== run A ==
==> flow/design.v (excerpt) <==
module RISC_V(clk, rst, mem_addr, mem_wdata, mem_we, mem_rdata);
Size in the first run: ~1800 cells after synthesis, ~250 flip-flops, roughly 51 I/O pins, ~14000 um^2 of cells after synthesis.
make LEC_CHECK=0 ABC_AREA=1 CAP_MARGIN=20 CORE_MARGIN=2 CORE_UTILIZATION=71 CTS_CLUSTER_DIAMETER=99 CTS_CLUSTER_SIZE=86 PLACE_DENSITY=0.4 SETUP_SLACK_MARGIN=-0.37 SLEW_MARGIN=20 finish   # period 4.55 ns
run.sh (not shown) runs the stock make flow with config.mk's settings and CLKGATE_MAP_FILE=.
Run A did not run to completion, as it errored out during clock tree synthesis.
Relative to run A, the following input files were edited for run B:
Settings: a change of CTS_CLUSTER_DIAMETER from 99 to 371; a change of CTS_CLUSTER_SIZE from 86 to 98; a deleted SETUP_SLACK_MARGIN that had been -0.37; a change of CORE_UTILIZATION from 71 to 72; a change of PLACE_DENSITY from 0.4 to 0.43; a change of the clock period (ns, I/O delays scaled along) from 4.55 to 4.48.
Each of run A and run B falls short of a clean finish.
Run B: it failed during global routing, and the tool reported GRT-0116.
The synthesized area was comparable across run A and run B.
Total cells reported by yosys after synthesis came out exactly the same in run A and run B.
Between run A and run B, placed cell count is higher for run B, run A comes in under that.
When the final numbers for run A and run B were put side by side, the effective utilization at floorplan turned out to be greater in run B.
Comparing y dimension of the die for run A and run B, the smaller number came from run B.
Per the comparison of run B with run A, die boundary width decreased by about 0.7% relative to the old numbers; core area decreased by about 0.65% relative to the old numbers.
Reported for run A and run B, synthesized instance count turned out identical to the last digit.
Run B vs run A, half-perimeter wire length after detailed placement went up by 2.8%.
Pre-CTS setup slack in run B is 0.052 ns below run A.
STATUS die area: run B wins against run A
diff inputs: run B => run C
Settings: CORE_UTILIZATION: 72 -> 69; PLACE_DENSITY: 0.43 -> 0.73; CTS_CLUSTER_SIZE: 98 -> unset; CTS_CLUSTER_DIAMETER: 371 -> unset; the clock period (ns, I/O delays scaled along): 4.48 -> 6.8.
--- outcome ---
Run C completed; timing, DRC and antenna clean. Taking run B as the reference, in run C post-CTS setup-driven buffer insertion count fell 169; post-detailed-placement cell area fell 1400 um^2. Compared with run B, run C improves worst slack after detailed placement. Diff run B -> run C: post-cts repair resize count decreased 365, weighted congestion at the end of routability-driven global placement went down 2.8%. As of run C, number of placed cells counting well taps had fallen by a little under 10% compared to run B. From run B to run C the numbers moved as follows: die area +880 um^2; Yosys chip area ~0 delta; H-tree level count ~0 delta; height of the die +2.1%.
Inputs modified between run C and run D:
Settings: PLACE_DENSITY removed (was 0.73); CORE_UTILIZATION changed from 69 to 40; ABC_AREA removed (was 1); the clock period (ns, I/O delays scaled along) changed from 6.8 to 7.85.
[summary]
- Run D went all the way through the flow, and no timing, DRC or antenna check failed.
- Highest cell delay on the worst timing path ends up higher on run D.
- Looking at number of nets at floorplan across run C and run D, the one that comes out higher is run C.
- Insertion delay of the later-clocked pin in the worst-skew pair in run D vs run C: down 0.02 ns
- Cmp run D vs run C: compound-cell area share of the yosys netlist lower in run D
- Relative to run C, first-pass detailed-route iteration total has gone down in run D.
- Going from run C to run D, post-synthesis area per instance shows an increase of 5.2 um^2, total wire length shows a reduction of 4.4 mm, sequential cell count essentially unchanged, largest net degree at the start of global routing decreased by about 20% relative to the old numbers.

---

run 1:
Starting RTL as in the previous note.
export LEC_CHECK = 0
export ABC_AREA = 1
export CAP_MARGIN = 10
export CORE_MARGIN = 2
export CORE_UTILIZATION = 72
export CTS_CLUSTER_DIAMETER = 95
export CTS_CLUSTER_SIZE = 40
export GPL_TIMING_DRIVEN = 1
export MAX_ROUTING_LAYER = met5
export PLACE_DENSITY = 0.6
export SLEW_MARGIN = 20
export TNS_END_PERCENT = 100
create_clock -name core_clock -period 4.69 [get_ports {clk}]
Run 1 never completed, since it errored out during global routing.
Here is what was changed in the inputs of run 2 compared with run 1.
==> flow/config.mk <==
export PLATFORM = sky130hd
export DESIGN_NAME = RISC_V
export DESIGN_NICKNAME = RISC_V
export VERILOG_FILES = /design/flow/design.v
export SDC_FILE = /design/flow/constraint.sdc
export NUM_CORES = 4
export LEC_CHECK = 0
export CAP_MARGIN = 20
export CORE_MARGIN = 2
export CORE_UTILIZATION = 56
export SLEW_MARGIN = 20
==> flow/constraint.sdc <==
create_clock -name core_clock -period 4.36 [get_ports {clk}]
set_input_delay 0.8720 -clock core_clock [delete_from_list [all_inputs] [get_ports {clk}]]
set_output_delay 0.8720 -clock core_clock [all_outputs]
set_load 0.01 [all_outputs]
==> results <==
Taking run 1 as the reference, in run 2 chip footprint up about 25%, number of placed instances, taps included down 24%, post-synthesis share of cell area spent on full adders, half adders and majority gates flat.
The main kind of combinational logic by area comes out simple AND/OR/NAND/NOR gates in one run and multiplexers in the other, namely in run 1 and run 2 respectively.
Run 2 completed end to end; final checks failed (setup timing).
As of run 2, area figure in the yosys stat output had fallen slightly compared to run 1.
diff inputs: run 2 => run 3
-- flow/config.mk --
<<< run 2, line 6
export NUM_CORES = 4
export LEC_CHECK = 0
export CAP_MARGIN = 20
export CORE_MARGIN = 2
export CORE_UTILIZATION = 56
export SLEW_MARGIN = 20
>>> run 3, line 6
export NUM_CORES = 4
export LEC_CHECK = 0
export ABC_AREA = 1
export CAP_MARGIN = 20
export CORE_MARGIN = 2
export CORE_UTILIZATION = 72
export CTS_CLUSTER_DIAMETER = 373
export CTS_CLUSTER_SIZE = 98
export SLEW_MARGIN = 20
==> flow/constraint.sdc <==
create_clock -name core_clock -period 4.96 [get_ports {clk}]
set_input_delay 0.9920 -clock core_clock [delete_from_list [all_inputs] [get_ports {clk}]]
set_output_delay 0.9920 -clock core_clock [all_outputs]
set_load 0.01 [all_outputs]
Notes after the runs:
Status(run 3) = ERROR, stage = global routing
When run 3 is measured against run 2, its share of cell area taken by muxes after synthesis turns out 22 points lower.
In the flow results for run 2 and run 3, the core region area is smaller on run 3.
Going from run 2 to run 3, floorplan die area shrinks by 20%.
The adder and majority gate portion of the synthesized area was comparable across run 2 and run 3.
Delta(number of cells after detailed placement, run 3 - run 2) > 0
Looking at count of cells resized by post-cts repair, run 3 sits 26 lower than run 2 does.
Delta (run 3 minus run 2): horizontal die size has decreased, simple-gate area share of the yosys netlist has increased, chip area line of the yosys report has increased.
Input-level comparison between run 4 and run 3:
==> flow/config.mk <==
export PLATFORM = sky130hd
export DESIGN_NAME = RISC_V
export DESIGN_NICKNAME = RISC_V
export VERILOG_FILES = /design/flow/design.v
export SDC_FILE = /design/flow/constraint.sdc
export NUM_CORES = 4
export LEC_CHECK = 0
export CAP_MARGIN = 20
export CORE_MARGIN = 2
export CORE_UTILIZATION = 72
export CTS_CLUSTER_SIZE = 37
export HOLD_SLACK_MARGIN = -0.08
export PLACE_DENSITY = 0.35
export SLEW_MARGIN = 20
==> flow/constraint.sdc <==
create_clock -name core_clock -period 3.73 [get_ports {clk}]
set_input_delay 0.7460 -clock core_clock [delete_from_list [all_inputs] [get_ports {clk}]]
set_output_delay 0.7460 -clock core_clock [all_outputs]
set_load 0.01 [all_outputs]
## What came out
- Diff run 3 -> run 4: instance area after placement has increased; synthesized area per cell has increased; horizontal die size has decreased.
- Higher gate count of the mapped netlist goes to run 3 over run 4.
- Run 4 vs run 3, largest combinational cell category by area: multiplexers vs simple AND/OR/NAND/NOR gates
- clock tree synthesis: run 4 exited with error

---

Setup of alpha:
Starting RTL as in the previous note.
export LEC_CHECK = 0
export ABC_AREA = 1
export CAP_MARGIN = 20
export CORE_ASPECT_RATIO = 1.45
export CORE_MARGIN = 2
export CORE_UTILIZATION = 72
export CTS_CLUSTER_DIAMETER = 373
export CTS_CLUSTER_SIZE = 98
export SETUP_SLACK_MARGIN = 0.68
export SLEW_MARGIN = 20
create_clock -name core_clock -period 4.96 [get_ports {clk}]
alpha: DPL-0038 in 5_1_grt -> run aborted
Changes in beta relative to alpha:
Settings: removing CTS_CLUSTER_SIZE (formerly 98); removing CORE_ASPECT_RATIO (formerly 1.45); removing ABC_AREA (formerly 1); removing CTS_CLUSTER_DIAMETER (formerly 373); removing SETUP_SLACK_MARGIN (formerly 0.68); changing CORE_UTILIZATION from 72 to 15; changing the clock period (ns, I/O delays scaled along) from 4.96 to 11.0.
==> results <==
- beta | stages: all done | timing, DRC, antenna: all pass
- Post-synthesis compound-gate area fraction: beta < alpha
- Taking alpha as the reference point, the synthesized area per cell of beta rises by about 64%.
- Relative to alpha, full die area has increased by about 360% in beta.
Input changes introduced in gamma (baseline for comparison: beta):
Settings: an added CTS_CLUSTER_DIAMETER of 397; a change of CORE_UTILIZATION from 15 to 72; an added CTS_CLUSTER_SIZE of 37; an added HOLD_SLACK_MARGIN of -0.08; a change of the clock period (ns, I/O delays scaled along) from 11.0 to 3.73.
==> results <==
Seen in the log of gamma: DPL-0033 during 4_1_cts, after which the run never completed. Compared with beta, gamma shows routability-driven placement congestion ratio higher by about 19%. In the flow results for gamma and beta, the floorplan-stage core utilization is larger on gamma. The die area reported for gamma is smaller than that of beta by 75000 um2. Diff beta..gamma | number of library cell types mapped by synthesis | unchanged. Worst slack after detailed placement came out lower on gamma than on beta.
Modified inputs, delta compared to gamma
Settings: a change of CORE_UTILIZATION from 72 to 70; a deleted CTS_CLUSTER_DIAMETER that had been 397.
Findings:
- What ended delta was a tool error in 4_1_cts; the run never finished.
- From delta to gamma, async set-or-reset flop fraction in the synthesized netlist did not move at all.
- Comparing delta and gamma, floorplan die height is lower on gamma.
- gamma -> delta: number of standard cells after synthesis delta 0, exact match

---

## job 8983
RISC_V again, from the RTL that the note above started with.
export LEC_CHECK = 0
export ABC_AREA = 1
export CAP_MARGIN = 10
export CELL_PAD_IN_SITES_DETAIL_PLACEMENT = 1
export CORE_ASPECT_RATIO = 1.06
export CORE_MARGIN = 4
export CORE_UTILIZATION = 72
export CTS_CLUSTER_DIAMETER = 393
export CTS_CLUSTER_SIZE = 70
export GPL_ROUTABILITY_DRIVEN = 0
export GPL_TIMING_DRIVEN = 1
export HOLD_SLACK_MARGIN = 0.3
export MAX_ROUTING_LAYER = met4
export MIN_ROUTING_LAYER = met1
export PLACE_DENSITY_LB_ADDON = 0.3
export SLEW_MARGIN = 0
export TNS_END_PERCENT = 55
create_clock -name core_clock -period 9.51 [get_ports {clk}]
Tool error DPL-0033 stopped job 8983 during detailed placement; no final results.
For job 6817, these inputs were changed with respect to job 8983:
- clearing HOLD_SLACK_MARGIN, which used to be 0.3
- clearing CTS_CLUSTER_SIZE, which used to be 70
- swapping 10 for 0 in CAP_MARGIN
- swapping 393 for 93 in CTS_CLUSTER_DIAMETER
- clearing TNS_END_PERCENT, which used to be 55
- swapping 4 for 2 in CORE_MARGIN
- clearing MAX_ROUTING_LAYER, which used to be met4
- swapping 72 for 68 in CORE_UTILIZATION
- clearing GPL_TIMING_DRIVEN, which used to be 1
- clearing PLACE_DENSITY_LB_ADDON, which used to be 0.3
- clearing MIN_ROUTING_LAYER, which used to be met1
- swapping 0 for 20 in SLEW_MARGIN
- clearing GPL_ROUTABILITY_DRIVEN, which used to be 0
- clearing CELL_PAD_IN_SITES_DETAIL_PLACEMENT, which used to be 1
- clearing CORE_ASPECT_RATIO, which used to be 1.06
- swapping 9.51 for 5.17 in the clock period (ns, I/O delays scaled along)
Findings:
Delta (job 6817 minus job 8983): area of the core region picked up an extra 0.0011 mm², number of nets in the synthesized netlist neither gained nor lost much, cell total in the yosys stat output neither gained nor lost much. Although job 6817 finished all stages, its layout failed final checks on setup timing. The die width in job 6817 sits 2.8% above the value recorded for job 8983. | count of boundary I/O pins | job 6817 vs job 8983 | ≈ equal |. Reported for job 8983 and job 6817, register area share after synthesis turned out identical to the last digit. Job 8983 -> job 6817: area share of xor/xnor cells in the synthesized design delta 0, exact match. In terms of area enclosed by the die boundary, job 6817 and job 8983 differ only marginally.
Modified inputs, job 811 compared to job 6817
- putting CTS_CLUSTER_SIZE at 14 where nothing was set
- swapping 68 for 72 in CORE_UTILIZATION
- putting PLACE_DENSITY_LB_ADDON at 0.28 where nothing was set
[summary]
Across job 6817 and job 811, no clean finish was achieved.
Job 6817 completed end to end; final checks failed (setup timing).
Changes observed in job 811 relative to job 6817: post-place setup slack rose 0.16 ns; post-CTS repair timing setup buffer count grew by about 80%.
Job 6817 → job 811: area of the die down about 5.4%; cell area after placement flat.
Inputs modified between job 811 and job 7542:
- CORE_UTILIZATION: 72 -> 38
- PLACE_DENSITY_LB_ADDON: 0.28 -> unset
- CTS_CLUSTER_DIAMETER: 93 -> unset
- CTS_CLUSTER_SIZE: 14 -> unset
- CAP_MARGIN: 0 -> 20
- ABC_AREA: 1 -> unset
- the clock period (ns, I/O delays scaled along): 5.17 -> 7.85
--- outcome ---
Job 7542 completed end to end with timing, DRC and antenna clean. Placeable core area grows by more than half when moving from job 811 to job 7542. When job 7542 is measured against job 811, its total instance count after detailed placement turns out about 27% lower. Post-synthesis instance area: job 7542 < job 811.

---

Starting RTL as in the previous note.
// RISC_V
module RISC_V(clk, rst, mem_addr, mem_wdata, mem_we, mem_rdata);
    input clk, rst;
    input  [15:0] mem_rdata;  
    output [15:0] mem_addr;   
    output [15:0] mem_wdata;  
    output        mem_we;     
    wire [2:0] func3, ALUControl;
    wire[2:0] immSrc;
    wire zero, less_greater, PCSrc, memWrite, 
         regWrite, ALUSrc, PCWrite, adrSrc, IRWrite, funct7;
    wire [1:0] resultSrc, ALUSrcA, ALUSrcB, Branch_funct;
    wire [2:0] op; 
    RISC_V_Controller CU(
        .clk(clk), .rst(rst), .op(op), 
        .func3(func3), .immSrc(immSrc), .zero(zero), 
        .less_greater(less_greater), .PCWrite(PCWrite),
        .adrSrc(adrSrc), .memWrite(memWrite), 
        .IRWrite(IRWrite), .resultSrc(resultSrc), 
        .ALUControl(ALUControl), .ALUSrcA(ALUSrcA),
        .ALUSrcB(ALUSrcB), .regWrite(regWrite),
        .Branch_funct(Branch_funct)
    );
    RISC_V_Datapath DP(
        .clk(clk), .rst(rst), .less_greater(less_greater),
        .PCWrite(PCWrite), .adrSrc(adrSrc),
        .memWrite(memWrite), .IRWrite(IRWrite), 
        .resultSrc(resultSrc), .immSrc(immSrc), 
        .ALUControl(ALUControl), .op(op),
        .ALUSrcA(ALUSrcA), .func3(func3),
        .ALUSrcB(ALUSrcB), .zero(zero),
        .regWrite(regWrite), .Branch_funct(Branch_funct), .funct7(funct7),
        .mem_addr(mem_addr), .mem_wdata(mem_wdata), .mem_we(mem_we), .mem_rdata(mem_rdata)
    );
endmodule
clock: 6.56 ns
lec_check: 0
cap_margin: 20
cell_pad_in_sites_global_placement: 3
core_margin: 2
core_utilization: 70
cts_cluster_size: 92
max_routing_layer: met5
min_routing_layer: met1
place_density: 0.58
slew_margin: 20
The baseline ended with an error in global placement without I/O on GPL-0301.
Edit:
CELL_PAD_IN_SITES_GLOBAL_PLACEMENT = default   (was 3)
CORE_UTILIZATION = 40   (was 70)
CTS_CLUSTER_SIZE = default   (was 92)
MAX_ROUTING_LAYER = default   (was met5)
MIN_ROUTING_LAYER = default   (was met1)
PLACE_DENSITY = default   (was 0.58)
clock period = 8.0 ns   (was 6.56 ns; I/O delays follow)
Result: The changed run finished clean; die size climbs by 73%; synthesized area is unchanged; synthesized cell count is unchanged.

---

Setup of P:
RISC_V again, from the RTL that the note above started with.
make LEC_CHECK=0 CAP_MARGIN=20 CELL_PAD_IN_SITES_DETAIL_PLACEMENT=0 CORE_ASPECT_RATIO=0.59 CORE_MARGIN=2 CORE_UTILIZATION=40 CTS_CLUSTER_DIAMETER=61 CTS_CLUSTER_SIZE=10 GPL_TIMING_DRIVEN=0 HOLD_SLACK_MARGIN=0.27 MAX_ROUTING_LAYER=met4 MIN_ROUTING_LAYER=met2 SETUP_SLACK_MARGIN=1.0 SLEW_MARGIN=20 TNS_END_PERCENT=25 finish   # period 8.0 ns
P finished every stage and its layout cleared the timing, design-rule and antenna checks.
### P -> Q
==> flow/config.mk <==
export PLATFORM = sky130hd
export DESIGN_NAME = RISC_V
export DESIGN_NICKNAME = RISC_V
export VERILOG_FILES = /design/flow/design.v
export SDC_FILE = /design/flow/constraint.sdc
export NUM_CORES = 4
export LEC_CHECK = 0
export CAP_MARGIN = 20
export CORE_MARGIN = 2
export CORE_UTILIZATION = 66
export SETUP_SLACK_MARGIN = -0.43
export SLEW_MARGIN = 20
==> flow/constraint.sdc <==
create_clock -name core_clock -period 5.76 [get_ports {clk}]
set_input_delay 1.1520 -clock core_clock [delete_from_list [all_inputs] [get_ports {clk}]]
set_output_delay 1.1520 -clock core_clock [all_outputs]
set_load 0.01 [all_outputs]
==> comparison <==
Diff P -> Q | leakage power | up by a few percent
The multi-input gate area in the final layout of Q is lower than that of P.
Ran to the end and failed final checks on setup timing: Q.
Core box area, Q and P: smaller value in Q
Max sequential power across Q and P: Q
Measured against each other, Q and P differ in fraction of area in non-clock buffers, the lower figure coming from P.
Delta (Q minus P): sequential share of layout area lower; first-iteration DRC count lower; setup slack at placement lower.
Q against P; power is up by more than a quarter.
Inputs modified between Q and R:
diff --git a/flow/config.mk b/flow/config.mk
--- a/flow/config.mk
+++ b/flow/config.mk
@@ -10,2 +10 @@
-export CORE_UTILIZATION = 66
-export SETUP_SLACK_MARGIN = -0.43
+export CORE_UTILIZATION = 64
==> flow/constraint.sdc <==
create_clock -name core_clock -period 4.36 [get_ports {clk}]
set_input_delay 0.8720 -clock core_clock [delete_from_list [all_inputs] [get_ports {clk}]]
set_output_delay 0.8720 -clock core_clock [all_outputs]
set_load 0.01 [all_outputs]
### Flow results
- Stage in which a tool error killed R: global routing.
- For xor-xnor portion of the synthesized cell area, Q and R come out practically identical.
- Post-synth tally of flip-flops with integrated enable: R vs Q identical
- The post-CTS setup repair buffer count of R is higher than that of Q.
- R vs Q, width of the die went up by 1.5%.
- [R vs Q] placed wire-length estimate after detailed placement: higher in R
- R vs Q, starting density of the core went down by 1.0 points.
The following lists how S was set up differently from R:
diff --git a/flow/config.mk b/flow/config.mk
--- a/flow/config.mk
+++ b/flow/config.mk
@@ -7,0 +8 @@
+export ABC_AREA = 1
@@ -10 +11,4 @@
-export CORE_UTILIZATION = 64
+export CORE_UTILIZATION = 68
+export CTS_CLUSTER_DIAMETER = 390
+export CTS_CLUSTER_SIZE = 98
+export PLACE_DENSITY = 0.43
==> flow/constraint.sdc <==
create_clock -name core_clock -period 4.48 [get_ports {clk}]
set_input_delay 0.8960 -clock core_clock [delete_from_list [all_inputs] [get_ports {clk}]]
set_output_delay 0.8960 -clock core_clock [all_outputs]
set_load 0.01 [all_outputs]
### Flow results
- Re post-CTS setup buffer count: R was lower than S.
- Summary — sum of net half-perimeters after detailed placement, S relative to R: higher, by about 0.46%.
- Flow for S halted at global routing, error code GRT-0232.
- Die area | S < R
- Summary — number of buffers created by CTS, S relative to R: lower, by 19.
- Changes observed in S relative to R: area reported by Yosys stat increased by 260 um^2 relative to the old numbers, quantity of gates resized following cts higher, number of cell rows went down 1, fraction of synthesized cell area in xor and xnor cells higher, total nets after synthesis increased 709.
- R → S: post-placement worst setup slack rose by 0.80 ns; synthesized cell count up 709.
Edits applied to the flow inputs when going from S to T:
diff --git a/flow/config.mk b/flow/config.mk
--- a/flow/config.mk
+++ b/flow/config.mk
@@ -9,0 +10 @@
+export CORE_ASPECT_RATIO = 1.42
@@ -11,2 +12,2 @@
-export CORE_UTILIZATION = 68
-export CTS_CLUSTER_DIAMETER = 390
+export CORE_UTILIZATION = 72
+export CTS_CLUSTER_DIAMETER = 373
@@ -14 +15,2 @@
-export PLACE_DENSITY = 0.43
+export PLACE_DENSITY = 0.36
+export SETUP_SLACK_MARGIN = 0.68
==> flow/constraint.sdc <==
create_clock -name core_clock -period 4.96 [get_ports {clk}]
set_input_delay 0.9920 -clock core_clock [delete_from_list [all_inputs] [get_ports {clk}]]
set_output_delay 0.9920 -clock core_clock [all_outputs]
set_load 0.01 [all_outputs]
- When the final numbers for S and T were put side by side, the placeable core region turned out to be smaller in T.
- Changes observed in T relative to S: floorplan row count now larger; sum of net half-perimeters after detailed placement -200 um.
- Going from S to T, post-placement cell area shrank by a few percent.
- Max weighted congestion reported at the end of routability-driven placement across S and T: S
- Worst setup timing slack at the placement stage (higher): T
- Between T and S, it is T whose die width is lower, by 27 um.
- The flow ended early for T: it failed with a tool error in global routing.
- When T is measured against S, its buffer count from post-CTS setup fixing turns out about 1.3% lower.
- In T the total die area turned out about 5.3% lower than in S.
Power and IR drop assume default switching activity.
